==> design/flow/design.v <==
`timescale 1ns/1ps
module dut #(
    parameter int DATAW = 16
)(
    input  wire                 clk,
    input  wire                 rst_n,
    input  wire                 in_valid,
    output wire                 in_ready,
    input  wire signed [DATAW-1:0] in_data,
    output reg                  out_valid,
    input  wire                 out_ready,
    output reg signed [2*DATAW-1:0] out_data
);
    assign in_ready = rst_n && (!out_valid || out_ready);
    always @(posedge clk or negedge rst_n) begin
        if (!rst_n) begin
            out_valid <= 1'b0;
            out_data  <= '0;
        end else begin
            if (in_valid && in_ready) begin
                out_data  <= in_data * in_data;  
                out_valid <= 1'b1;
            end else if (out_valid && out_ready) begin
                out_valid <= 1'b0;
            end
        end
    end
endmodule
==> design/flow/run.sh <==
#!/bin/bash
# the make line also repeats each setting of config.mk as NAME=value (left out here)
make -C /OpenROAD-flow-scripts/flow DESIGN_CONFIG=/design/flow/config.mk WORK_HOME=/design/flow/orfs CLKGATE_MAP_FILE= finish
==> design/flow/config.mk <==
export PLATFORM = sky130hd
export DESIGN_NAME = dut
export DESIGN_NICKNAME = dut
export VERILOG_FILES = /design/flow/design.v
export SDC_FILE = /design/flow/constraint.sdc
export NUM_CORES = 4
export LEC_CHECK = 0
export ABC_AREA = 1
export CAP_MARGIN = 20
export CORE_MARGIN = 2
export CORE_UTILIZATION = 72
export CTS_CLUSTER_DIAMETER = 201
export PLACE_DENSITY_LB_ADDON = 0.27
export SLEW_MARGIN = 20
==> design/flow/constraint.sdc <==
create_clock -name core_clock -period 7.33 [get_ports {clk}]
set_input_delay 1.4660 -clock core_clock [delete_from_list [all_inputs] [get_ports {clk}]]
set_output_delay 1.4660 -clock core_clock [all_outputs]
set_load 0.01 [all_outputs]
==> results of run 1 <==
==> through the flow <==
| stage | cells | utilization |
|---|---|---|
| floorplan | 1419 | - |
| global placement | 1676 | 0.808 |
| detailed placement | 1676 | 0.808 |
| CTS | 1684 | 0.819 |
| global route | 1684 | 0.819 |
| finish | 1684 | 0.819 |
==> layer usage <==
| metal | part of all wire | wire length [um] | global-route usage | up-vias |
|---|---|---|---|---|
| met5 | 0 | 0 | 0 | - |
| met4 | 0.045 | 1220 | 0.151 | 0 |
| met3 | 0.076 | 2050 | 0.0705 | 108 |
| met2 | 0.51 | 13700 | 0.643 | 371 |
| met1 | 0.37 | 9960 | 0.436 | 4349 |
| li1 | - | - | - | 4201 |
==> area by class of cell <==
class | count | area [um2] | area share
Multi-Input combinational cell | 903 | 8410 | 0.680
Sequential cell | 32 | 801 | 0.0648
Timing Repair Buffer | 109 | 1090 | 0.0881
Tap cell | 188 | 235 | 0.0190
Inverter | 444 | 1670 | 0.135
Clock inverter | 2 | 35.0 | 0.00283
Clock buffer | 6 | 129 | 0.0104
==> results.yml, run 1 <==
# physical design summary
outcome:
  status: "finished clean"
run:
  cap_violations: 0
  warnings: 29
grt:
  antenna_found_initial: 0
  grt_pass1_wl_mm: 46.1
  grt_max_degree: 48
  grtUsageTotal: 0.363
  grt_pass1_vias: 9969
  overflow: 0
yosys:
  ys_sh_simple: 0.188
  ys_chip_area_mm2: 0.0110
  ys_seq_frac: 0.0726
  topCombFamilyByArea: "adder cells"
  synth.most_common_cell: "inv_1"
  syn_inst: 1419
  ys_sh_xor: 0.0190
  edf_count: 0
  common_cells: "433 x inv_1, 350 x nand2_1, 233 x fa_1, 89 x ha_1, 50 x nand3_1"
  synth_area_mm2: 0.0110
  top_area_cell: "fa_1"
  ys_cells: 1419
  ys_types: 34
  netlist.area_leader.share: 0.423
  ys.flops: 32
  yosys.area_share.aoi: 0.0312
  topCellsByArea: "fa_1 42%, inv_1 15%, nand2_1 12%"
  mux_area_frac: 0
  adder_share: 0.524
  syn_area_per_cell_um2: 7.78
  flop_cell: "dfrtp_1"
  synth_nets: 1761
  ys_warn_count: 1
  async_flop_share: 1.00
timing:
  worstMarginPinSlew_ns: 0.571
  fmax_mhz: 142
  slew_viol_final: 0
  period_needed_ns: 7.03
  finalSetupViolCount: 0
  setup_tns_ns: 0
  hold_viol: 0
  finalClockPeriodUsage: 0.959
  fin_ws_ns: 0.300
  clock-skew-final_ns: 0.00517
  rsz0062_at_grt: "no"
  max_slew_margin: 0.617
  hold_slack_ns: 0.478
cts:
  clkSinkCount: 32
  cts-htree-levels: 2
  numCtsBuffers: 5
  post_cts_resized: 0
  cts_setup_buffers: 0
  clk_latency_ns: 0.28
  clock_path_buffers: 2
  cts_root_buf: "clkbuf_16"
  hold_buffers: 0
  clkTransAtPathRegs_ns: 0.05
  cts_tree: "done"
placement:
  io_buffers: 52
  hpwl_mm: 23.1
  dpl_cell_area_mm2: 0.0122
  dp_slack_ns: -0.0498
  gp_congestion: 0.986
critical_path:
  r2r_cells: 7
  cp.depth: 21
  cp_common_cell: "fa_1"
  reg2reg_to: "out_data[26]"
  cp_data_required_time_ns: 7.49
  path_cells: "clkdlybuf4s50_1 -> nand2_1 -> inv_1 -> fa_1 -> fa_1 -> fa_1 -> fa_1 -> fa_1 -> inv_1 -> fa_1 -> inv_1 -> ha_1 -> nand2_1 -> nor2_1 -> inv_2 -> nor2_1 -> nand4_1 -> nand3_1 -> nand2_1 -> nand3_1 -> nand2_1"
  start_kind: "primary input"
  crit_path_end_kind: "flip-flop"
  crit_slowest_cell: "fa_1"
  arrival_ns: 7.19
  cp_slowest_stage_delay_ns: 0.74
  r2r_slack_ns: 5.19
  worstSetupPathType: "primary input to flip-flop"
  startpoint: "in_data[15]"
  crit_family: "adder cells"
  r2r-start: "out_valid"
  crit_fanout: 5
  path_buffers: 5
  endpoint: "out_data[21]"
final_layout:
  area_growth_pct: 12.0
  fill_cells: 990
  stdcell_area_mm2: 0.0124
  fin_nets: 1837
floorplanning:
  pin_count: 54
  core_area_mm2: 0.0151
  die_h_um: 128
  die_w_um: 128
  chipArea_mm2: 0.0163
  rows: 45
  initCoreUtil: 0.731
hold_path:
  min_from: "out_data[17]"
  hp-class: "flip-flop to flip-flop"
  min_to: "out_data[17]"
  whs_path_depth: 2
drt:
  wl_per_cell_um: 16.0
  drtAntennaViolNets: 0
  drtIter0Drc: 574
  drcViolationCount: 0
  first_pass_iters: 5
  vias: 9029
  drt_wl_total_mm: 26.9
  via_per_inst: 5.36
  antenna_cells: 0
==> run 2, diff against run 1 <==
Settings changed: ABC_AREA 1 to not set, CTS_CLUSTER_DIAMETER 201 to not set, TNS_END_PERCENT set to 5.
Clock period 7.33 ns to 6.23 ns, I/O delays scaled along.
==> run 2 against run 1 <==
The flow now stops in global routing (5_1_grt). Die size is 6.6% lower. Synthesized area is 6.8% lower. Synthesized cell count is 20% lower.
==> results.yml, run 2 <==
# flow metrics
yosys:
  common_cells: "329 x inv_1, 233 x fa_1, 125 x nand2_1, 89 x ha_1, 43 x and2_1"
  synth_area_mm2: 0.0103
  ys.flops: 32
  syn_inst: 1138
  flop_cell: "dfrtp_1"
  ys_sh_xor: 0.0349
  adder_share: 0.562
  netlist.area_leader.share: 0.453
  topCellsByArea: "fa_1 45%, inv_1 12%, ha_1 11%"
  ys_sh_simple: 0.110
  ys_types: 56
  ys_chip_area_mm2: 0.0103
  edf_count: 0
  async_flop_share: 1.00
  synth_nets: 1480
  syn_area_per_cell_um2: 9.04
  ys_cells: 1138
  topCombFamilyByArea: "adder cells"
  ys_seq_frac: 0.0778
  mux_area_frac: 0.000973
  yosys.area_share.aoi: 0.0797
  top_area_cell: "fa_1"
  ys_warn_count: 1
  synth.most_common_cell: "inv_1"
cts:
  hold_buffers: 0
  numCtsBuffers: 5
  clkSinkCount: 32
  clock_path_buffers: 2
  cts-htree-levels: 2
  cts_root_buf: "clkbuf_16"
outcome:
  status: "stopped before the end"
  stop_stage: "global routing (5_1_grt)"
  first-error: "[ERROR GRT-0116] Global routing finished with congestion. Check the congestion regions in the DRC Viewer."
floorplanning:
  chipArea_mm2: 0.0153
  die_h_um: 124
  initCoreUtil: 0.738
  core_area_mm2: 0.0139
  pin_count: 54
  rows: 43
  die_w_um: 124
placement:
  hpwl_mm: 26.0
  gp_congestion: 0.964
  dpl_cell_area_mm2: 0.0125
  io_buffers: 52
grt:
  grtUsageTotal: 0.732
  overflow: 75
run 2: what timing repair did:
item / CTS
pin swaps: 60
gates resized: 182
setup buffers: 26
setup endpoints to repair: 22
cloned: 3
hold endpoints to repair: 0
run 2: per-layer routing:
layer,overflow,global-route usage
met1,0,0.705
met2,41,0.925
met3,0,0.571
met4,34,0.751
met5,0,0.174
run 2: metrics by stage:
stage               setup slack [ns]  std cells   util
floorplan                    -0.0544       1138      -
global placement              -0.830       1528  0.896
detailed placement             -1.03       1528  0.896
CTS                           -0.225       1565  0.952
==> run 3, diff against run 2 <==
Settings changed: CELL_PAD_IN_SITES_GLOBAL_PLACEMENT set to 3, CORE_ASPECT_RATIO set to 1.36, CORE_MARGIN 2 to 4, CORE_UTILIZATION 72 to 40, CTS_CLUSTER_DIAMETER set to 379, CTS_CLUSTER_SIZE set to 100, HOLD_SLACK_MARGIN set to 0.06, PLACE_DENSITY_LB_ADDON 0.27 to 0.3, SETUP_SLACK_MARGIN set to -0.75, SLEW_MARGIN 20 to 0, TNS_END_PERCENT 5 to 20.
Clock period 6.23 ns to 7.5 ns, I/O delays scaled along.
==> run 3 against run 2 <==
Now clean on timing, DRC and antenna. Synthesized cell count stayed put. Synthesized area stayed put. Die size is 86% higher.
==> results.yml, run 3 <==
# physical design summary
outcome:
  status: "finished clean"
timing:
  max_slew_margin: 0.376
  slew_viol_final: 0
  finalSetupViolCount: 0
  period_needed_ns: 7.29
  worstMarginPinSlew_ns: 0.933
  fmax_mhz: 137
  hold_viol: 0
  finalClockPeriodUsage: 0.971
  clock-skew-final_ns: 0.00163
  setup_tns_ns: 0
cts:
  clock_path_buffers: 2
  cts-htree-levels: 2
  numCtsBuffers: 5
  clk_latency_ns: 0.27
  clkSinkCount: 32
  post_cts_resized: 0
  clkTransAtPathRegs_ns: 0.05
  cts_setup_buffers: 0
  cts_root_buf: "clkbuf_16"
  hold_buffers: 0
  cts_tree: "done"
yosys:
  common_cells: "329 x inv_1, 233 x fa_1, 125 x nand2_1, 89 x ha_1, 43 x and2_1"
  synth_nets: 1480
  synth_area_mm2: 0.0103
  syn_area_per_cell_um2: 9.04
  topCombFamilyByArea: "adder cells"
  ys_sh_simple: 0.110
  mux_area_frac: 0.000973
  ys.flops: 32
  edf_count: 0
  ys_types: 56
  topCellsByArea: "fa_1 45%, inv_1 12%, ha_1 11%"
  ys_sh_xor: 0.0349
  adder_share: 0.562
  netlist.area_leader.share: 0.453
  syn_inst: 1138
  async_flop_share: 1.00
  ys_seq_frac: 0.0778
  flop_cell: "dfrtp_1"
  ys_warn_count: 1
  ys_chip_area_mm2: 0.0103
  synth.most_common_cell: "inv_1"
  ys_cells: 1138
  yosys.area_share.aoi: 0.0797
  top_area_cell: "fa_1"
critical_path:
  r2r-start: "out_valid"
  path_cells: "clkdlybuf4s50_1 -> buf_4 -> and2_1 -> fa_1 -> buf_4 -> fa_1 -> fa_1 -> fa_1 -> fa_1 -> inv_1 -> fa_1 -> inv_1 -> ha_1 -> a21oi_1 -> o21ai_0 -> a21oi_1 -> nor3_1 -> a211oi_1 -> xor2_1 -> o21ai_1"
  r2r_cells: 5
  r2r_slack_ns: 5.46
  path_buffers: 5
  crit_path_end_kind: "flip-flop"
  crit_fanout: 6
  endpoint: "out_data[26]"
  arrival_ns: 7.40
  reg2reg_to: "out_data[20]"
  crit_family: "adder cells"
  crit_slowest_cell: "fa_1"
  startpoint: "in_data[15]"
  cp_slowest_stage_delay_ns: 0.69
  cp_common_cell: "fa_1"
  start_kind: "primary input"
  cp.depth: 20
  worstSetupPathType: "primary input to flip-flop"
  cp_data_required_time_ns: 7.62
hold_path:
  hp-class: "flip-flop to flip-flop"
  whs_path_depth: 2
  min_to: "out_data[11]"
  min_from: "out_data[11]"
drt:
  drt_wl_total_mm: 25.9
  wl_met3_um: 363
  dr_wl_met2_mm: 16.0
  first_pass_iters: 4
  vias: 7610
  drcViolationCount: 0
  drtAntennaViolNets: 0
  drtIter0Drc: 285
  wl_per_cell_um: 16.3
  antenna_cells: 0
  via_per_inst: 4.80
  maxUsedRoutingLayer: "met4"
  wl_met1_mm: 9.02
grt:
  grt_max_degree: 57
  grtUsageTotal: 0.190
  grt_pass1_vias: 8545
  overflow: 0
  grt_pass1_wl_mm: 43.0
  antenna_found_initial: 0
floorplanning:
  pin_count: 54
  core_area_mm2: 0.0254
  die_w_um: 146
  rows: 68
  die_h_um: 195
  initCoreUtil: 0.406
  chipArea_mm2: 0.0284
final_layout:
  fill_cells: 2540
  fin_cells: 1585
  area_growth_pct: 17.9
  layout.area.comb_mm2: 0.00811
  fin_nets: 1611
  regArea_um2: 801
  final_util: 0.479
run:
  warnings: 29
  cap_violations: 0
placement:
  hpwl_mm: 23.3
  gp_congestion: 0.860
  io_buffers: 52
  dp_cells: 1577
[run 3: per-stage QoR]
stage               hold slack (ns)  setup WS, ns  cell area (um2)
floorplan                     0.514         0.271            10300
global placement              0.460       -0.0999            12000
detailed placement            0.466        -0.127            12000
CTS                           0.479         0.164            12100
global route                  0.492        -0.204            12100
finish                        0.475         0.215            12100
[run 3: area by class of cell]
class                   count  share of cell area
clock buffers               7              0.0126
clock inverters             1             0.00247
inverters                 329               0.102
multi-input cells         740               0.668
flip-flops and latches     32              0.0660
well taps                 315              0.0325
repair buffers            161               0.117
[run 3: routing by layer]
metal | vias up | global-route usage
li1 | 3630 | -
met1 | 3875 | 0.206
met2 | 76 | 0.400
met3 | 29 | 0.0137
met4 | 0 | 0.0324
met5 | - | 0
==> run 4, diff against run 3 <==
Settings changed: ABC_AREA set to 1, CELL_PAD_IN_SITES_GLOBAL_PLACEMENT 3 to not set, CORE_ASPECT_RATIO 1.36 to not set, CORE_MARGIN 4 to 2, CORE_UTILIZATION 40 to 57, CTS_CLUSTER_DIAMETER 379 to 27, CTS_CLUSTER_SIZE 100 to 88, HOLD_SLACK_MARGIN 0.06 to not set, PLACE_DENSITY set to 0.6, PLACE_DENSITY_LB_ADDON 0.3 to not set, SETUP_SLACK_MARGIN -0.75 to 1.21, SLEW_MARGIN 0 to 40, TNS_END_PERCENT 20 to not set.
Clock period 7.5 ns to 4.28 ns, I/O delays scaled along.
==> run 4 against run 3 <==
Now fails the layout checks on negative setup slack. Synthesized area up 7.3%. Design area increased by 34%. Register-to-register slack lost 2.8 ns.
==> results.yml, run 4 <==
# physical design summary
yosys:
  syn_area_per_cell_um2: 7.78
  edf_count: 0
  mux_area_frac: 0
  synth_nets: 1761
  ys.flops: 32
  common_cells: "433 x inv_1, 350 x nand2_1, 233 x fa_1, 89 x ha_1, 50 x nand3_1"
  topCombFamilyByArea: "adder cells"
  yosys.area_share.aoi: 0.0312
  ys_warn_count: 1
  synth.most_common_cell: "inv_1"
  ys_sh_xor: 0.0190
  netlist.area_leader.share: 0.423
  top_area_cell: "fa_1"
  ys_sh_simple: 0.188
  syn_inst: 1419
  topCellsByArea: "fa_1 42%, inv_1 15%, nand2_1 12%"
  ys_cells: 1419
  flop_cell: "dfrtp_1"
  async_flop_share: 1.00
  synth_area_mm2: 0.0110
  adder_share: 0.524
  ys_chip_area_mm2: 0.0110
  ys_seq_frac: 0.0726
  ys_types: 34
grt:
  grt_max_degree: 47
  grt_pass1_wl_mm: 52.5
  grt_pass1_vias: 10600
  overflow: 0
  grtUsageTotal: 0.333
  antenna_found_initial: 0
timing:
  clock-skew-final_ns: 0.00811
  slew_viol_final: 0
  setup_tns_ns: -32.23
  worstMarginPinSlew_ns: 0.621
  fin_ws_ns: -1.52
  rsz0062_at_grt: "yes"
  finalClockPeriodUsage: 1.35
  max_slew_margin: 0.584
  finalSetupViolCount: 26
  hold_viol: 0
  hold_slack_ns: 0.482
  period_needed_ns: 5.80
  fmax_mhz: 172
placement:
  gp_congestion: 0.952
  hpwl_mm: 24.1
  dp_cells: 1865
  dpl_cell_area_mm2: 0.0136
  io_buffers: 52
floorplanning:
  die_h_um: 143
  die_w_um: 143
  chipArea_mm2: 0.0205
  core_area_mm2: 0.0188
  pin_count: 54
  rows: 50
  initCoreUtil: 0.586
critical_path:
  cp.depth: 28
  startpoint: "in_data[5]"
  crit_path_end_kind: "flip-flop"
  r2r_cells: 6
  endpoint: "out_data[25]"
  cp_data_required_time_ns: 4.45
  start_kind: "primary input"
  cp_common_cell: "inv_2"
  cp_slowest_stage_delay_ns: 0.54
  path_buffers: 12
  crit_slowest_cell: "fa_2"
  arrival_ns: 5.97
  worstSetupPathType: "primary input to flip-flop"
  reg2reg_to: "out_data[16]"
  crit_fanout: 5
  crit_family: "adder cells"
  r2r-start: "out_valid"
  r2r_slack_ns: 2.62
drt:
  dr_wl_met2_mm: 17.4
  drcViolationCount: 0
  drtIter0Drc: 648
  maxUsedRoutingLayer: "met4"
  wl_met1_mm: 14.0
  drt_wl_total_mm: 35.6
  vias: 10200
  first_pass_iters: 5
  wl_met3_mm: 2.46
  antenna_cells: 0
  drtAntennaViolNets: 0
  via_per_inst: 5.20
  wl_per_cell_um: 18.2
final_layout:
  fin_cells: 1959
  area_growth_pct: 46.8
  stdcell_area_mm2: 0.0162
  fin_nets: 2040
cts:
  hold_buffers: 0
  cts-htree-levels: 2
  clock_path_buffers: 2
  cts_tree: "done"
  cts_root_buf: "clkbuf_16"
  numCtsBuffers: 5
  clkSinkCount: 32
  clk_latency_ns: 0.28
  clkTransAtPathRegs_ns: 0.06
outcome:
  so_faults: "negative setup slack"
  status: "finished with violations"
run:
  cap_violations: 0
  warnings: 34
hold_path:
  min_from: "out_data[13]"
  min_to: "out_data[13]"
  hp-class: "flip-flop to flip-flop"
  whs_path_depth: 2
## run 4: final cells by class
class / instances / area [um2]
Clock buffer: 5 / 125
Clock inverter: 3 / 42.5
Fill cell: 982 / 2630
Inverter: 444 / 1700
Multi-Input combinational cell: 903 / 10200
Sequential cell: 32 / 801
Tap cell: 260 / 325
Timing Repair Buffer: 312 / 3060
## run 4: what timing repair did
action                                  in CTS  in global routing
setup buffers                               54                 24
pin swaps                                  199                147
resized                                    341                158
endpoints found under the setup margin      29                 28
gates cloned                                 7                  1
## run 4: metrics by stage
step / setup slack, ns / util
after floorplan: -1.39 / -
after global placement: -2.15 / 0.724
after detailed placement: -2.16 / 0.724
after CTS: -1.37 / 0.817
after global routing: -1.65 / 0.860
final: -1.52 / 0.860
## run 4: metal layers
| layer | GRT usage | vias to the layer above |
|---|---|---|
| li1 | - | 4609 |
| met2 | 0.564 | 387 |
| met5 | 0 | - |
| met4 | 0.108 | 0 |
| met3 | 0.0366 | 114 |
| met1 | 0.449 | 5076 |
==> run 5, diff against run 4 <==
Settings changed: ABC_AREA 1 to not set, CORE_UTILIZATION 57 to 72, CTS_CLUSTER_DIAMETER 27 to 85, CTS_CLUSTER_SIZE 88 to 24, PLACE_DENSITY 0.6 to not set, PLACE_DENSITY_LB_ADDON set to 0.27, SETUP_SLACK_MARGIN 1.21 to not set, SLEW_MARGIN 40 to 20, TNS_END_PERCENT set to 5.
Clock period 4.28 ns to 6.67 ns, I/O delays scaled along.
==> run 5 against run 4 <==
The run now fails in global routing (5_1_grt). Synthesized area down 6.8%. Die size down 26%. Synthesized cell count down 20%.
==> results.yml, run 5 <==
# flow metrics
yosys:
  ys_warn_count: 1
  topCellsByArea: "fa_1 45%, inv_1 12%, ha_1 11%"
  mux_area_frac: 0.000973
  ys_types: 56
  ys_chip_area_mm2: 0.0103
  netlist.area_leader.share: 0.453
  flop_cell: "dfrtp_1"
  async_flop_share: 1.00
  ys_seq_frac: 0.0778
  topCombFamilyByArea: "adder cells"
  synth_nets: 1480
  adder_share: 0.562
  yosys.area_share.aoi: 0.0797
  ys_sh_simple: 0.110
  edf_count: 0
  syn_area_per_cell_um2: 9.04
  synth.most_common_cell: "inv_1"
  ys_sh_xor: 0.0349
  ys_cells: 1138
  synth_area_mm2: 0.0103
  common_cells: "329 x inv_1, 233 x fa_1, 125 x nand2_1, 89 x ha_1, 43 x and2_1"
  syn_inst: 1138
  top_area_cell: "fa_1"
  ys.flops: 32
cts:
  clkSinkCount: 32
  hold_buffers: 0
  numCtsBuffers: 5
  cts_root_buf: "clkbuf_16"
  clock_path_buffers: 2
  cts-htree-levels: 2
placement:
  dp_slack_ns: -0.924
  io_buffers: 52
  hpwl_mm: 25.4
  dpl_cell_area_mm2: 0.0124
  gp_congestion: 0.900
outcome:
  status: "stopped before the end"
  first-error: "[ERROR GRT-0232] Routing congestion too high. Check the congestion heatmap in the GUI."
  stop_stage: "global routing (5_1_grt)"
floorplanning:
  chipArea_mm2: 0.0153
  die_w_um: 124
  initCoreUtil: 0.738
  rows: 43
  die_h_um: 124
  core_area_mm2: 0.0139
  pin_count: 54
grt:
  grtUsageTotal: 1.01
  overflow: 1726
==> run 5: what timing repair did <==
item | in CTS
gates cloned | 1
gates resized | 93
endpoints found under the setup margin | 20
pin swaps | 42
buffers inserted | 23
==> run 5: layer usage <==
metal	GRT overflow	GRT usage
met3	2	0.650
met2	1371	1.45
met4	347	1.19
met1	6	0.839
met5	0	0.101
==> run 5: per-stage QoR <==
stage,setup TNS (ns),instances
2_1_floorplan,0,1138
3_3_place_gp,-5.96,1523
3_5_place_dp,-13.84,1523
4_1_cts,0,1555
==> run 6, diff against run 5 <==
Settings changed: CAP_MARGIN 20 to 5, CORE_UTILIZATION 72 to 40, CTS_CLUSTER_DIAMETER 85 to not set, CTS_CLUSTER_SIZE 24 to not set, PLACE_DENSITY set to 0.6, PLACE_DENSITY_LB_ADDON 0.27 to not set, TNS_END_PERCENT 5 to not set.
Clock period 6.67 ns to 4.27 ns, I/O delays scaled along.
==> run 6 against run 5 <==
Now fails the layout checks on negative setup slack. Die size up 77%. Synthesized area is the same. Synthesized cell count unchanged.
==> results.yml, run 6 <==
# physical design summary
floorplanning:
  die_w_um: 164
  rows: 58
  pin_count: 54
  chipArea_mm2: 0.0270
  core_area_mm2: 0.0252
  die_h_um: 164
  initCoreUtil: 0.409
timing:
  finalSetupViolCount: 26
  worstMarginPinSlew_ns: 0.627
  max_slew_margin: 0.581
  rsz0062_at_grt: "yes"
  hold_viol: 0
  setup_tns_ns: -33.59
  clock-skew-final_ns: 0.00425
  period_needed_ns: 5.93
  slew_viol_final: 0
  fin_ws_ns: -1.66
  fmax_mhz: 169
  finalClockPeriodUsage: 1.39
cts:
  clkSinkCount: 32
  clkTransAtPathRegs_ns: 0.05
  numCtsBuffers: 5
  clk_latency_ns: 0.28
  hold_buffers: 0
  cts_root_buf: "clkbuf_16"
  clock_path_buffers: 2
  cts-htree-levels: 2
  cts_tree: "done"
outcome:
  status: "finished with violations"
  so_faults: "negative setup slack"
critical_path:
  reg2reg_to: "out_data[29]"
  crit_fanout: 5
  path_cells: "buf_8 -> and2_4 -> buf_6 -> fa_1 -> inv_2 -> fa_1 -> fa_1 -> inv_2 -> fa_1 -> fa_1 -> inv_1 -> fa_1 -> inv_2 -> ha_4 -> nand4_1 -> or2_4 -> o211ai_4 -> buf_6 -> a21boi_2 -> or3_1 -> a31oi_1"
  r2r_slack_ns: 2.35
  arrival_ns: 6.13
  r2r_cells: 6
  r2r-start: "out_valid"
  cp_data_required_time_ns: 4.47
  worstSetupPathType: "primary input to flip-flop"
  path_buffers: 7
  crit_path_end_kind: "flip-flop"
  cp_common_cell: "fa_1"
  start_kind: "primary input"
  startpoint: "in_data[5]"
  endpoint: "out_data[24]"
  cp_slowest_stage_delay_ns: 0.55
  cp.depth: 21
  crit_slowest_cell: "fa_1"
  crit_family: "adder cells"
yosys:
  common_cells: "329 x inv_1, 233 x fa_1, 125 x nand2_1, 89 x ha_1, 43 x and2_1"
  ys_cells: 1138
  ys_sh_xor: 0.0349
  flop_cell: "dfrtp_1"
  mux_area_frac: 0.000973
  synth_nets: 1480
  ys_types: 56
  edf_count: 0
  ys.flops: 32
  synth.most_common_cell: "inv_1"
  adder_share: 0.562
  topCellsByArea: "fa_1 45%, inv_1 12%, ha_1 11%"
  ys_chip_area_mm2: 0.0103
  synth_area_mm2: 0.0103
  netlist.area_leader.share: 0.453
  async_flop_share: 1.00
  syn_area_per_cell_um2: 9.04
  ys_seq_frac: 0.0778
  topCombFamilyByArea: "adder cells"
  ys_warn_count: 1
  ys_sh_simple: 0.110
  top_area_cell: "fa_1"
  yosys.area_share.aoi: 0.0797
  syn_inst: 1138
hold_path:
  min_from: "out_data[0]"
  hp-class: "flip-flop to flip-flop"
  min_to: "out_data[0]"
  whs_path_depth: 2
placement:
  dpl_cell_area_mm2: 0.0132
  gp_congestion: 0.861
  hpwl_mm: 21.8
  dp_slack_ns: -2.51
  io_buffers: 52
grt:
  grt_max_degree: 37
  grt_pass1_wl_mm: 44.3
  antenna_found_initial: 0
  grt_pass1_vias: 9384
  overflow: 0
  grtUsageTotal: 0.209
drt:
  wl_per_cell_um: 14.9
  vias: 8341
  drt_wl_total_mm: 26.2
  via_per_inst: 4.76
  drtAntennaViolNets: 0
  drcViolationCount: 0
  antenna_cells: 0
  drtIter0Drc: 280
  first_pass_iters: 4
final_layout:
  stdcell_area_mm2: 0.0146
  fin_nets: 1766
  area_growth_pct: 42.2
  final_util: 0.581
run:
  warnings: 32
  cap_violations: 0
==> run 6: what timing repair did <==
action,4_1_cts,5_1_grt
gates resized,194,136
endpoints found under the hold margin,0,0
cloned,1,0
endpoints found under the setup margin,27,26
setup buffers,40,26
pin swaps,87,108
==> run 6: layer usage <==
layer  track usage  vias up  routed length (um)
met5             0        -                   0
li1              -     3941                   -
met2         0.415       98               14700
met3        0.0166       41                 631
met1         0.243     4261               10200
met4        0.0439        0                 599
==> run 6: cell type report <==
cell class,instances,area (um2)
Multi-Input combinational cell,740,9200
Clock buffer,7,153
Sequential cell,32,801
Fill cell,2197,10600
Tap cell,330,413
Timing Repair Buffer,316,2830
Inverter,329,1240
==> run 6: through the flow <==
stage | cells | hold slack (ns)
CTS | 1736 | 0.479
global placement | 1692 | 0.459
floorplan | 1138 | 0.514
detailed placement | 1692 | 0.466
global route | 1754 | 0.503
finish | 1754 | 0.475
==> run 7, diff against run 6 <==
Settings changed: CAP_MARGIN 5 to 20, CORE_UTILIZATION 40 to 64, PLACE_DENSITY 0.6 to not set, SETUP_SLACK_MARGIN set to 1.15.
Clock period 4.27 ns to 4.05 ns, I/O delays scaled along.
==> run 7 against run 6 <==
The run now fails in global routing (5_1_grt). Synthesized area is the same. Synthesized cell count unchanged. Die size is 37% lower.
==> results.yml, run 7 <==
# flow metrics
yosys:
  async_flop_share: 1.00
  ys_cells: 1138
  topCombFamilyByArea: "adder cells"
  top_area_cell: "fa_1"
  topCellsByArea: "fa_1 45%, inv_1 12%, ha_1 11%"
  mux_area_frac: 0.000973
  ys.flops: 32
  common_cells: "329 x inv_1, 233 x fa_1, 125 x nand2_1, 89 x ha_1, 43 x and2_1"
  netlist.area_leader.share: 0.453
  ys_chip_area_mm2: 0.0103
  yosys.area_share.aoi: 0.0797
  synth.most_common_cell: "inv_1"
  flop_cell: "dfrtp_1"
  syn_inst: 1138
  synth_nets: 1480
  synth_area_mm2: 0.0103
  ys_seq_frac: 0.0778
  adder_share: 0.562
  ys_warn_count: 1
  ys_sh_simple: 0.110
  syn_area_per_cell_um2: 9.04
  ys_types: 56
  ys_sh_xor: 0.0349
  edf_count: 0
floorplanning:
  die_w_um: 131
  chipArea_mm2: 0.0171
  rows: 46
  die_h_um: 131
  core_area_mm2: 0.0158
  pin_count: 54
  initCoreUtil: 0.652
cts:
  hold_buffers: 0
  cts_root_buf: "clkbuf_16"
  clock_path_buffers: 2
  numCtsBuffers: 5
  clkSinkCount: 32
  cts-htree-levels: 2
placement:
  dp_slack_ns: -2.60
  io_buffers: 52
  hpwl_mm: 22.5
  dpl_cell_area_mm2: 0.0132
  gp_congestion: 0.929
outcome:
  first-error: "[ERROR GRT-0232] Routing congestion too high. Check the congestion heatmap in the GUI."
  status: "stopped before the end"
  stop_stage: "global routing (5_1_grt)"
grt:
  overflow: 156
  grtUsageTotal: 0.765
[run 7: through the flow]
step	hold WS (ns)	instances	utilization	setup TNS, ns
after CTS	0.478	1639	0.937	-38.20
after detailed placement	0.466	1583	0.836	-58.87
after global placement	0.462	1583	0.836	-56.94
after floorplan	0.514	1138	-	-33.08
[run 7: routing by layer]
metal  track usage  overflow
met2         0.970        99
met3         0.560         0
met1         0.724         1
met4         0.880        56
met5         0.179         0
[run 7: timing repair]
| action | in CTS |
|---|---|
| gates cloned | 4 |
| setup endpoints to repair | 30 |
| setup buffers | 45 |
| pin swaps | 173 |
| resized | 322 |
==> run 8, diff against run 7 <==
Settings changed: ABC_AREA set to 1, CORE_UTILIZATION 64 to 72, CTS_CLUSTER_DIAMETER set to 208, CTS_CLUSTER_SIZE set to 96, PLACE_DENSITY set to 0.6, SETUP_SLACK_MARGIN 1.15 to -0.43, TNS_END_PERCENT set to 5.
Clock period 4.05 ns to 5.06 ns, I/O delays scaled along.
==> run 8 against run 7 <==
The flow again stops in global routing (5_1_grt). Synthesized area rose by 7.3%. Synthesized cell count is 25% higher. Die size fell by 4.5%.
==> results.yml, run 8 <==
# flow metrics
outcome:
  status: "stopped before the end"
  stop_stage: "global routing (5_1_grt)"
  first-error: "[ERROR GRT-0116] Global routing finished with congestion. Check the congestion regions in the DRC Viewer."
cts:
  cts_root_buf: "clkbuf_16"
  cts-htree-levels: 2
  numCtsBuffers: 5
  clkSinkCount: 32
  clock_path_buffers: 2
  hold_buffers: 0
placement:
  gp_congestion: 0.934
  io_buffers: 52
  hpwl_mm: 29.5
  dpl_cell_area_mm2: 0.0133
  dp_slack_ns: -1.78
yosys:
  ys.flops: 32
  topCombFamilyByArea: "adder cells"
  mux_area_frac: 0
  top_area_cell: "fa_1"
  syn_inst: 1419
  common_cells: "433 x inv_1, 350 x nand2_1, 233 x fa_1, 89 x ha_1, 50 x nand3_1"
  topCellsByArea: "fa_1 42%, inv_1 15%, nand2_1 12%"
  syn_area_per_cell_um2: 7.78
  synth_nets: 1761
  yosys.area_share.aoi: 0.0312
  synth.most_common_cell: "inv_1"
  edf_count: 0
  flop_cell: "dfrtp_1"
  adder_share: 0.524
  ys_types: 34
  async_flop_share: 1.00
  ys_warn_count: 1
  ys_cells: 1419
  ys_sh_simple: 0.188
  netlist.area_leader.share: 0.423
  synth_area_mm2: 0.0110
  ys_chip_area_mm2: 0.0110
  ys_sh_xor: 0.0190
  ys_seq_frac: 0.0726
grt:
  grtUsageTotal: 0.729
  overflow: 18
floorplanning:
  initCoreUtil: 0.731
  pin_count: 54
  chipArea_mm2: 0.0163
  die_h_um: 128
  rows: 45
  core_area_mm2: 0.0151
  die_w_um: 128
## run 8: repair_timing
item	in CTS
endpoints found under the hold margin	0
resized	263
gates cloned	1
endpoints found under the setup margin	24
buffers inserted	22
pin swaps	98
## run 8: per-layer routing
| metal | track usage | GRT overflow |
|---|---|---|
| met1 | 0.714 | 0 |
| met2 | 0.899 | 8 |
| met3 | 0.584 | 0 |
| met4 | 0.739 | 10 |
| met5 | 0.238 | 0 |
## run 8: stage by stage
stage / cells / utilization / hold slack, ns / setup TNS [ns]
floorplan: 1419 / - / 0.515 / -15.50
detailed placement: 1821 / 0.879 / 0.469 / -39.28
global placement: 1821 / 0.879 / 0.463 / -34.56
CTS: 1837 / 0.936 / 0.484 / -16.91
==> run 9, diff against run 8 <==
Settings changed: ABC_AREA 1 to not set, CELL_PAD_IN_SITES_DETAIL_PLACEMENT set to 0, CELL_PAD_IN_SITES_GLOBAL_PLACEMENT set to 2, CORE_ASPECT_RATIO set to 1.11, CORE_UTILIZATION 72 to 71, CTS_CLUSTER_DIAMETER 208 to 362, CTS_CLUSTER_SIZE 96 to 52, GPL_ROUTABILITY_DRIVEN set to 0, MAX_ROUTING_LAYER set to met5, PLACE_DENSITY 0.6 to not set, PLACE_DENSITY_LB_ADDON set to 0.29, SETUP_SLACK_MARGIN -0.43 to 0.47, TNS_END_PERCENT 5 to 70.
Clock period 5.06 ns to 11.9 ns, I/O delays scaled along.
==> run 9 against run 8 <==
The flow stops in global placement without I/O (3_1_place_gp_skip_io). Synthesized area fell by 6.8%. Synthesized cell count fell by 20%. Die size down 5.3%.
==> results.yml, run 9 <==
# flow metrics
yosys:
  ys_seq_frac: 0.0778
  adder_share: 0.562
  synth_nets: 1480
  syn_inst: 1138
  synth.most_common_cell: "inv_1"
  ys_types: 56
  edf_count: 0
  ys_sh_simple: 0.110
  top_area_cell: "fa_1"
  ys_warn_count: 1
  mux_area_frac: 0.000973
  synth_area_mm2: 0.0103
  ys_chip_area_mm2: 0.0103
  ys.flops: 32
  syn_area_per_cell_um2: 9.04
  common_cells: "329 x inv_1, 233 x fa_1, 125 x nand2_1, 89 x ha_1, 43 x and2_1"
  ys_cells: 1138
  async_flop_share: 1.00
  netlist.area_leader.share: 0.453
  yosys.area_share.aoi: 0.0797
  flop_cell: "dfrtp_1"
  topCellsByArea: "fa_1 45%, inv_1 12%, ha_1 11%"
  topCombFamilyByArea: "adder cells"
  ys_sh_xor: 0.0349
outcome:
  stop_stage: "global placement without I/O (3_1_place_gp_skip_io)"
  first-error: "[ERROR FLW-0024] Place density exceeds 1.0 (current PLACE_DENSITY_LB_ADDON =  0.29). Please check if the value of  PLACE_DENSITY_LB_ADDON is between 0 and 0.99."
  status: "stopped before the end"
floorplanning:
  chipArea_mm2: 0.0155
  rows: 46
  die_w_um: 118
  initCoreUtil: 0.724
  die_h_um: 131
  core_area_mm2: 0.0142
==> run 10, diff against run 9 <==
Settings changed: CELL_PAD_IN_SITES_DETAIL_PLACEMENT 0 to not set, CELL_PAD_IN_SITES_GLOBAL_PLACEMENT 2 to not set, CORE_ASPECT_RATIO 1.11 to not set, CORE_UTILIZATION 71 to 72, CTS_CLUSTER_DIAMETER 362 to 80, CTS_CLUSTER_SIZE 52 to 25, GPL_ROUTABILITY_DRIVEN 0 to not set, MAX_ROUTING_LAYER met5 to not set, PLACE_DENSITY_LB_ADDON 0.29 to not set, SETUP_SLACK_MARGIN 0.47 to -0.26, TNS_END_PERCENT 70 to not set.
Clock period 11.9 ns to 2.84 ns, I/O delays scaled along.
==> run 10 against run 9 <==
The flow stops in clock tree synthesis (4_1_cts). Synthesized cell count did not move. Die size shrank 1.4%. Synthesized area is the same.
==> results.yml, run 10 <==
# flow metrics
floorplanning:
  rows: 43
  die_w_um: 124
  initCoreUtil: 0.738
  pin_count: 54
  chipArea_mm2: 0.0153
  core_area_mm2: 0.0139
  die_h_um: 124
yosys:
  topCombFamilyByArea: "adder cells"
  ys_cells: 1138
  ys_chip_area_mm2: 0.0103
  ys_sh_simple: 0.110
  edf_count: 0
  ys_types: 56
  syn_inst: 1138
  ys_seq_frac: 0.0778
  topCellsByArea: "fa_1 45%, inv_1 12%, ha_1 11%"
  synth.most_common_cell: "inv_1"
  ys_sh_xor: 0.0349
  syn_area_per_cell_um2: 9.04
  async_flop_share: 1.00
  adder_share: 0.562
  top_area_cell: "fa_1"
  ys.flops: 32
  flop_cell: "dfrtp_1"
  netlist.area_leader.share: 0.453
  common_cells: "329 x inv_1, 233 x fa_1, 125 x nand2_1, 89 x ha_1, 43 x and2_1"
  synth_area_mm2: 0.0103
  yosys.area_share.aoi: 0.0797
  mux_area_frac: 0.000973
  ys_warn_count: 1
  synth_nets: 1480
outcome:
  status: "stopped before the end"
  stop_stage: "clock tree synthesis (4_1_cts)"
  first-error: "[ERROR DPL-0038] Utilization greater than 100%, impossible to legalize"
placement:
  gp_congestion: 0.940
  hpwl_mm: 27.6
  dp_slack_ns: -3.82
  dp_cells: 1538
  io_buffers: 52
[run 10: metrics by stage]
step	instance area, um2	TNS, ns	util
2_1_floorplan	10900	-58.46	-
3_3_place_gp	13000	-83.40	0.936
3_5_place_dp	13000	-89.68	0.936
==> run 11, diff against run 10 <==
Settings changed: CORE_UTILIZATION 72 to 65, CTS_CLUSTER_DIAMETER 80 to not set, CTS_CLUSTER_SIZE 25 to not set, PLACE_DENSITY set to 0.6, SETUP_SLACK_MARGIN -0.26 to -0.44, TNS_END_PERCENT set to 5.
Clock period 2.84 ns to 4.66 ns, I/O delays scaled along.
==> run 11 against run 10 <==
The layout now fails its checks (negative setup slack). Die size is 10% higher. Synthesized area stayed put. Synthesized cell count stayed put.
==> results.yml, run 11 <==
# physical design summary
outcome:
  status: "finished with violations"
  so_faults: "negative setup slack"
yosys:
  mux_area_frac: 0.000973
  ys_chip_area_mm2: 0.0103
  edf_count: 0
  topCellsByArea: "fa_1 45%, inv_1 12%, ha_1 11%"
  ys_seq_frac: 0.0778
  synth_nets: 1480
  top_area_cell: "fa_1"
  async_flop_share: 1.00
  ys_sh_simple: 0.110
  syn_area_per_cell_um2: 9.04
  ys_types: 56
  ys_warn_count: 1
  syn_inst: 1138
  adder_share: 0.562
  yosys.area_share.aoi: 0.0797
  flop_cell: "dfrtp_1"
  synth.most_common_cell: "inv_1"
  topCombFamilyByArea: "adder cells"
  ys.flops: 32
  common_cells: "329 x inv_1, 233 x fa_1, 125 x nand2_1, 89 x ha_1, 43 x and2_1"
  ys_cells: 1138
  ys_sh_xor: 0.0349
  netlist.area_leader.share: 0.453
  synth_area_mm2: 0.0103
drt:
  drtIter0Drc: 463
  wl_per_cell_um: 17.2
  drcViolationCount: 0
  vias: 8608
  drtAntennaViolNets: 0
  first_pass_iters: 4
  drt_wl_total_mm: 27.4
  antenna_cells: 0
  via_per_inst: 5.39
final_layout:
  fin_cells: 1597
  fin_nets: 1727
  regArea_um2: 801
  fill_cells: 814
  area_growth_pct: 30.9
  layout.area.comb_mm2: 0.00872
hold_path:
  min_to: "out_data[3]"
  hp-class: "flip-flop to flip-flop"
  whs_path_depth: 2
  min_from: "out_data[3]"
critical_path:
  cp_data_required_time_ns: 4.80
  cp.depth: 21
  crit_family: "adder cells"
  cp_slowest_stage_delay_ns: 0.55
  crit_fanout: 7
  start_kind: "primary input"
  reg2reg_to: "out_data[14]"
  r2r_slack_ns: 2.78
  cp_common_cell: "fa_1"
  startpoint: "in_data[11]"
  arrival_ns: 6.15
  path_buffers: 7
  crit_path_end_kind: "flip-flop"
  r2r-start: "out_valid"
  worstSetupPathType: "primary input to flip-flop"
  r2r_cells: 5
  endpoint: "out_data[30]"
  crit_slowest_cell: "fa_1"
  path_cells: "buf_2 -> buf_6 -> buf_4 -> and2_1 -> fa_1 -> inv_2 -> fa_1 -> fa_1 -> inv_1 -> fa_1 -> inv_1 -> fa_1 -> inv_1 -> fa_1 -> ha_1 -> nor3_1 -> a22oi_1 -> a41o_1 -> a311oi_2 -> xor2_1 -> o21ai_1"
cts:
  clk_latency_ns: 0.28
  hold_buffers: 0
  clock_path_buffers: 2
  cts-htree-levels: 2
  clkTransAtPathRegs_ns: 0.05
  numCtsBuffers: 5
  cts_root_buf: "clkbuf_16"
  cts_tree: "done"
  clkSinkCount: 32
timing:
  fmax_mhz: 166
  hold_slack_ns: 0.476
  finalClockPeriodUsage: 1.29
  fin_ws_ns: -1.35
  period_needed_ns: 6.01
  finalSetupViolCount: 25
  clock-skew-final_ns: 0.00498
  rsz0062_at_grt: "yes"
  slew_viol_final: 0
  hold_viol: 0
  worstMarginPinSlew_ns: 0.699
  max_slew_margin: 0.533
placement:
  dp_cells: 1575
  gp_congestion: 0.905
  io_buffers: 52
  dp_slack_ns: -2.14
  hpwl_mm: 22.0
grt:
  overflow: 0
  grt_max_degree: 34
  antenna_found_initial: 0
  grt_pass1_wl_mm: 42.9
  grt_pass1_vias: 9396
  grtUsageTotal: 0.331
run:
  cap_violations: 0
  warnings: 34
floorplanning:
  initCoreUtil: 0.672
  chipArea_mm2: 0.0168
  die_w_um: 130
  rows: 45
  core_area_mm2: 0.0153
  die_h_um: 130
  pin_count: 54
## run 11: layout make-up
type | instances | share of cell area
repair buffers | 277 | 0.170
multi-input cells | 740 | 0.647
flip-flops and latches | 32 | 0.0595
well taps | 211 | 0.0196
clock inverters | 1 | 0.000557
clock buffers | 7 | 0.0106
inverters | 329 | 0.0922
## run 11: through the flow
| step | instance area (um2) | util | setup TNS [ns] |
|---|---|---|---|
| floorplan | 10500 | - | -23.54 |
| global placement | 12700 | 0.828 | -44.25 |
| detailed placement | 12700 | 0.828 | -46.13 |
| CTS | 13200 | 0.863 | -25.94 |
| global route | 13500 | 0.879 | -29.86 |
| finish | 13500 | 0.879 | -25.30 |
## run 11: what timing repair did
action | CTS | global route
pin swaps | 54 | 46
setup endpoints to repair | 25 | 23
cloned | 0 | 0
buffers inserted | 14 | 5
gates resized | 159 | 63
## run 11: metal layers
layer | wire (um) | up-vias | GRT usage
met1 | 9580 | 4341 | 0.380
met4 | 1260 | 0 | 0.128
li1 | - | 3871 | -
met2 | 15500 | 292 | 0.629
met5 | 0 | - | 0
met3 | 1120 | 104 | 0.0414
==> run 12, diff against run 11 <==
Settings changed: ABC_AREA set to 1, CAP_MARGIN 20 to 15, CELL_PAD_IN_SITES_DETAIL_PLACEMENT set to 0, CELL_PAD_IN_SITES_GLOBAL_PLACEMENT set to 3, CORE_ASPECT_RATIO set to 1.11, CORE_MARGIN 2 to 7, CORE_UTILIZATION 65 to 20, GPL_ROUTABILITY_DRIVEN set to 0, GPL_TIMING_DRIVEN set to 0, HOLD_SLACK_MARGIN set to 0.03, MAX_ROUTING_LAYER set to met4, PLACE_DENSITY 0.6 to not set, PLACE_DENSITY_LB_ADDON set to 0.26, SETUP_SLACK_MARGIN -0.44 to 0.19, SLEW_MARGIN 20 to 25, TNS_END_PERCENT 5 to 10.
Clock period 4.66 ns to 4.27 ns, I/O delays scaled along.
==> run 12 against run 11 <==
Still fails the layout checks on negative setup slack. First-iteration DRC count shrank 42%. Flip-flop count is the same. Clock skew shrank 0.00070 ns.
==> results.yml, run 12 <==
# physical design summary
outcome:
  status: "finished with violations"
  so_faults: "negative setup slack"
yosys:
  topCombFamilyByArea: "adder cells"
  async_flop_share: 1.00
  edf_count: 0
  syn_area_per_cell_um2: 7.78
  ys_seq_frac: 0.0726
  ys_types: 34
  ys.flops: 32
  synth_area_mm2: 0.0110
  ys_sh_simple: 0.188
  yosys.area_share.aoi: 0.0312
  flop_cell: "dfrtp_1"
  topCellsByArea: "fa_1 42%, inv_1 15%, nand2_1 12%"
  synth_nets: 1761
  ys_warn_count: 1
  adder_share: 0.524
  ys_sh_xor: 0.0190
  ys_chip_area_mm2: 0.0110
  ys_cells: 1419
  netlist.area_leader.share: 0.423
  synth.most_common_cell: "inv_1"
  top_area_cell: "fa_1"
  syn_inst: 1419
  common_cells: "433 x inv_1, 350 x nand2_1, 233 x fa_1, 89 x ha_1, 50 x nand3_1"
  mux_area_frac: 0
drt:
  via_per_inst: 3.86
  wl_per_cell_um: 15.8
  vias: 8852
  drtAntennaViolNets: 0
  first_pass_iters: 4
  drt_wl_total_mm: 36.3
  antenna_cells: 0
  drcViolationCount: 0
  drtIter0Drc: 268
cts:
  clkSinkCount: 32
  clock_path_buffers: 2
  clkTransAtPathRegs_ns: 0.05
  numCtsBuffers: 5
  cts_tree: "done"
  cts-htree-levels: 2
  hold_buffers: 0
  cts_root_buf: "clkbuf_16"
  clk_latency_ns: 0.27
critical_path:
  cp.depth: 25
  crit_path_end_kind: "flip-flop"
  arrival_ns: 5.92
  crit_fanout: 5
  reg2reg_to: "out_data[20]"
  path_buffers: 9
  startpoint: "in_data[6]"
  worstSetupPathType: "primary input to flip-flop"
  cp_data_required_time_ns: 4.43
  r2r_cells: 7
  cp_slowest_stage_delay_ns: 0.59
  start_kind: "primary input"
  endpoint: "out_data[22]"
  cp_common_cell: "fa_1"
  r2r_slack_ns: 2.65
  r2r-start: "out_valid"
  crit_slowest_cell: "fa_2"
  crit_family: "adder cells"
timing:
  rsz0062_at_grt: "yes"
  finalSetupViolCount: 25
  slew_viol_final: 0
  fmax_mhz: 174
  period_needed_ns: 5.76
  finalClockPeriodUsage: 1.35
  hold_viol: 0
  clock-skew-final_ns: 0.00428
  fin_ws_ns: -1.49
final_layout:
  layout.area.comb_mm2: 0.00958
  fill_cells: 5943
  final_util: 0.278
  fin_cells: 2296
  fin_nets: 1902
  regArea_um2: 801
  area_growth_pct: 37.0
floorplanning:
  die_h_um: 261
  pin_count: 54
  chipArea_mm2: 0.0620
  core_area_mm2: 0.0544
  rows: 90
  die_w_um: 237
  initCoreUtil: 0.203
placement:
  io_buffers: 44
  hpwl_mm: 31.1
  dp_cells: 2200
  dp_slack_ns: -3.15
grt:
  antenna_found_initial: 0
  grt_pass1_vias: 10300
  grtUsageTotal: 0.125
  grt_max_degree: 30
  overflow: 0
  grt_pass1_wl_mm: 58.0
run:
  cap_violations: 0
  warnings: 32
hold_path:
  hp-class: "primary input to async pin"
-- run 12: final cells by class --
cell class                      instances  share of cell area
Buffer                                 40              0.0455
Clock buffer                            6             0.00853
Clock inverter                          1            0.000331
Inverter                              444               0.111
Multi-Input combinational cell        903               0.634
Sequential cell                        32              0.0530
Tap cell                              736              0.0609
Timing Repair Buffer                  134              0.0864
-- run 12: metrics by stage --
step | area (um2) | hold WS (ns) | setup TNS [ns]
finish | 15100 | 0.393 | -31.63
global route | 15100 | 0.396 | -36.96
CTS | 14800 | 0.391 | -33.43
detailed placement | 12700 | 0.472 | -74.02
global placement | 12600 | 0.470 | -74.75
floorplan | 11300 | 0.515 | -30.56
-- run 12: routing by layer --
layer	share of wire	vias to the layer above	track usage
met5	0	-	-
met2	0.54	60	0.236
met1	0.44	4467	0.151
li1	-	4311	-
met3	0.012	14	0.00684
met4	0.0053	0	0.0101
-- run 12: timing repair --
| action | CTS | global route |
|---|---|---|
| pin swaps | 130 | 50 |
| gates cloned | 1 | 0 |
| endpoints found under the hold margin | 0 | 0 |
| resized | 347 | 57 |
| buffers inserted | 75 | 13 |
| setup endpoints to repair | 28 | 26 |
